==> trial 16 <==
## HandwashSensor
module HandwashSensor(
    input clk,
    input reset,
    input acceptLeftHandDistance,
    input [15:0] leftHandDistance,
    input acceptLeftHandGain,
    input [7:0] leftHandGain,
    input acceptRightHandDistance,
    input [15:0] rightHandDistance,
    input acceptRightHandGain,
    input [7:0] rightHandGain,
    output waterOn
);
reg [15:0] leftHandDistanceHeld;
 always@(posedge clk)  begin
     if(reset)
         leftHandDistanceHeld <= 0;
     else if(acceptLeftHandDistance)
         leftHandDistanceHeld <= leftHandDistance;
     else
         leftHandDistanceHeld <= leftHandDistanceHeld;
 end
reg [7:0] leftHandGainHeld;
 always@(posedge clk)  begin
     if(reset)
         leftHandGainHeld <= 0;
     else if(acceptLeftHandGain)
         leftHandGainHeld <= leftHandGain;
     else
         leftHandGainHeld <= leftHandGainHeld;
 end
reg [15:0] rightHandDistanceHeld;
 always@(posedge clk)  begin
     if(reset)
         rightHandDistanceHeld <= 0;
     else if(acceptRightHandDistance)
         rightHandDistanceHeld <= rightHandDistance;
     else
         rightHandDistanceHeld <= rightHandDistanceHeld;
 end
reg [7:0] rightHandGainHeld;
 always@(posedge clk)  begin
     if(reset)
         rightHandGainHeld <= 0;
     else if(acceptRightHandGain)
         rightHandGainHeld <= rightHandGain;
     else
         rightHandGainHeld <= rightHandGainHeld;
 end
wire [15:0] leftHand;
 wire [23:0] leftHandDistanceHeld_Mult_leftHandGainHeld;
 DSP48_AxB dsp_leftHandDistanceHeld_Mult_leftHandGainHeld(
     .CLK(clk),
     .A({ {9{1'b0}}, leftHandDistanceHeld}),
     .B({ {10{1'b0}}, leftHandGainHeld}),
     .P(leftHandDistanceHeld_Mult_leftHandGainHeld)
 );
 reg [16:0] leftHandDistanceHeld_Mult_leftHandGainHeld_ShiftR_7;
 always@(posedge clk) begin
     if(reset)
         leftHandDistanceHeld_Mult_leftHandGainHeld_ShiftR_7 <= 0;
     else
  ...
Settings: LEC_CHECK=0, CAP_MARGIN=40, CORE_ASPECT_RATIO=1.85, CORE_MARGIN=10, CORE_UTILIZATION=40, CTS_CLUSTER_DIAMETER=73, GPL_ROUTABILITY_DRIVEN=0, HOLD_SLACK_MARGIN=0.29, MIN_ROUTING_LAYER=met1, PLACE_DENSITY=0.53, SETUP_SLACK_MARGIN=1.5, SLEW_MARGIN=0; clock period 7.0 ns.
run.sh (not shown) runs the stock make flow with config.mk's settings and CLKGATE_MAP_FILE=.
==> inputs of build 46, as changes to trial 16 <==
Settings changed: CAP_MARGIN 40 to 20, CORE_ASPECT_RATIO 1.85 to unset, CORE_MARGIN 10 to 2, CORE_UTILIZATION 40 to 72, CTS_CLUSTER_DIAMETER 73 to unset, CTS_CLUSTER_SIZE set to 97, GPL_ROUTABILITY_DRIVEN 0 to unset, HOLD_SLACK_MARGIN 0.29 to unset, MIN_ROUTING_LAYER met1 to unset, PLACE_DENSITY 0.53 to 0.41, SETUP_SLACK_MARGIN 1.5 to unset, SLEW_MARGIN 0 to 20.
==> flow/constraint.sdc (replaced) <==
create_clock -name core_clock -period 9.73 [get_ports {clk}]
set_input_delay 1.9460 -clock core_clock [delete_from_list [all_inputs] [get_ports {clk}]]
set_output_delay 1.9460 -clock core_clock [all_outputs]
set_load 0.01 [all_outputs]
==> inputs of build 20, as changes to trial 16 <==
Settings changed: CAP_MARGIN 40 to 20, CORE_ASPECT_RATIO 1.85 to 0.5, CORE_MARGIN 10 to 2, CORE_UTILIZATION 40 to 59, CTS_CLUSTER_DIAMETER 73 to unset, GPL_ROUTABILITY_DRIVEN 0 to unset, HOLD_SLACK_MARGIN 0.29 to unset, MIN_ROUTING_LAYER met1 to unset, PLACE_DENSITY 0.53 to unset, SETUP_SLACK_MARGIN 1.5 to unset, SLEW_MARGIN 0 to 20.
==> inputs of build 6, as changes to trial 16 <==
Settings changed: CAP_MARGIN 40 to 30, CELL_PAD_IN_SITES_DETAIL_PLACEMENT set to 1, CORE_ASPECT_RATIO 1.85 to 1.17, CTS_CLUSTER_DIAMETER 73 to unset, CTS_CLUSTER_SIZE set to 78, HOLD_SLACK_MARGIN 0.29 to unset, MAX_ROUTING_LAYER set to met4, MIN_ROUTING_LAYER met1 to unset, PLACE_DENSITY 0.53 to unset, PLACE_DENSITY_LB_ADDON set to 0.25, SETUP_SLACK_MARGIN 1.5 to unset, SLEW_MARGIN 0 to 20.
==> notes <==
- Routed wire length, lowest first: build 20, build 46, trial 16, build 6.
- Critical path depth is the same in trial 16 and build 46.
- Synthesized cell count is the same in build 46 and build 20.
- Sequential share of layout area, lowest first: build 6, trial 16, build 20, build 46.
- In build 46 the cell count is lower than in build 6, by 9.9%.
- Of build 20 and build 6, build 6 has the higher combinational power (gap about 3%, measured against build 6).
- Register-to-register slack, highest first: build 46, build 20, build 6, trial 16.
- Die size: build 46 is lower than build 20 (about 18%).
- Of build 46 and build 6, build 46 has the higher global-route usage (gap 15 points).
==> figures <==
metric                                                                              build 46                   build 6                  trial 16                  build 20
Run status                                                  no timing/DRC/antenna violations  no timing/DRC/antenna violations  no timing/DRC/antenna violations  no timing/DRC/antenna violations
Switching Share                                                                        30.4%                     34.9%                     32.8%                     31.9%
Horiz. Die Dim                                                                        123 µm                    168 µm                    138 µm                    190 µm
Power dissipated in the clock network                                               0.385 mW                  0.472 mW                  0.442 mW                  0.518 mW
Routed via count                                                                        7706                      7654                      7363                      7505
Number of optimization iterations in the first detailed-route pass                         5                         4                         4                         5
Post-route worst hold slack                                                         0.636 ns                  0.619 ns                  0.609 ns                  0.638 ns
FF-to-FF setup slack                                                                 4.66 ns                   1.85 ns                   1.80 ns                   1.88 ns
Vias in the first global route                                                          8004                      8763                      8266                      8244
Flop share of the area                                                                 14.3%                     14.1%                     14.1%                     14.3%
Length of routed wiring on met1                                                      8420 µm                  10500 µm                   8260 µm                   9790 µm
Maximum frequency from static timing analysis                                        197 MHz                   194 MHz                   192 MHz                   195 MHz
Multi-input logic portion of the cell area                                             69.6%                     68.5%                     68.6%                     69.3%
Share of final layout cell area taken by non-clock buffers                             4.85%                     5.05%                     5.16%                     4.84%
Clock Network Area Fraction                                                            2.90%                     2.47%                     2.36%                     2.76%
Portion of total power attributed to sequential cells                                  38.3%                     40.0%                     41.1%                     38.9%
Detailed Place HPWL                                                                 17200 µm                  20400 µm                  20100 µm                  17300 µm
Hold path start                                                     rightHandDistanceHeld[1]  rightHandDistanceHeld[0]  rightHandDistanceHeld[0]  rightHandDistanceHeld[0]
Design internal power                                                               0.716 mW                  0.896 mW                  0.901 mW                  0.960 mW
Rel. slew slack                                                                        31.8%                     39.3%                     50.4%                     33.6%
Power is estimated from default activity; no workload was simulated.
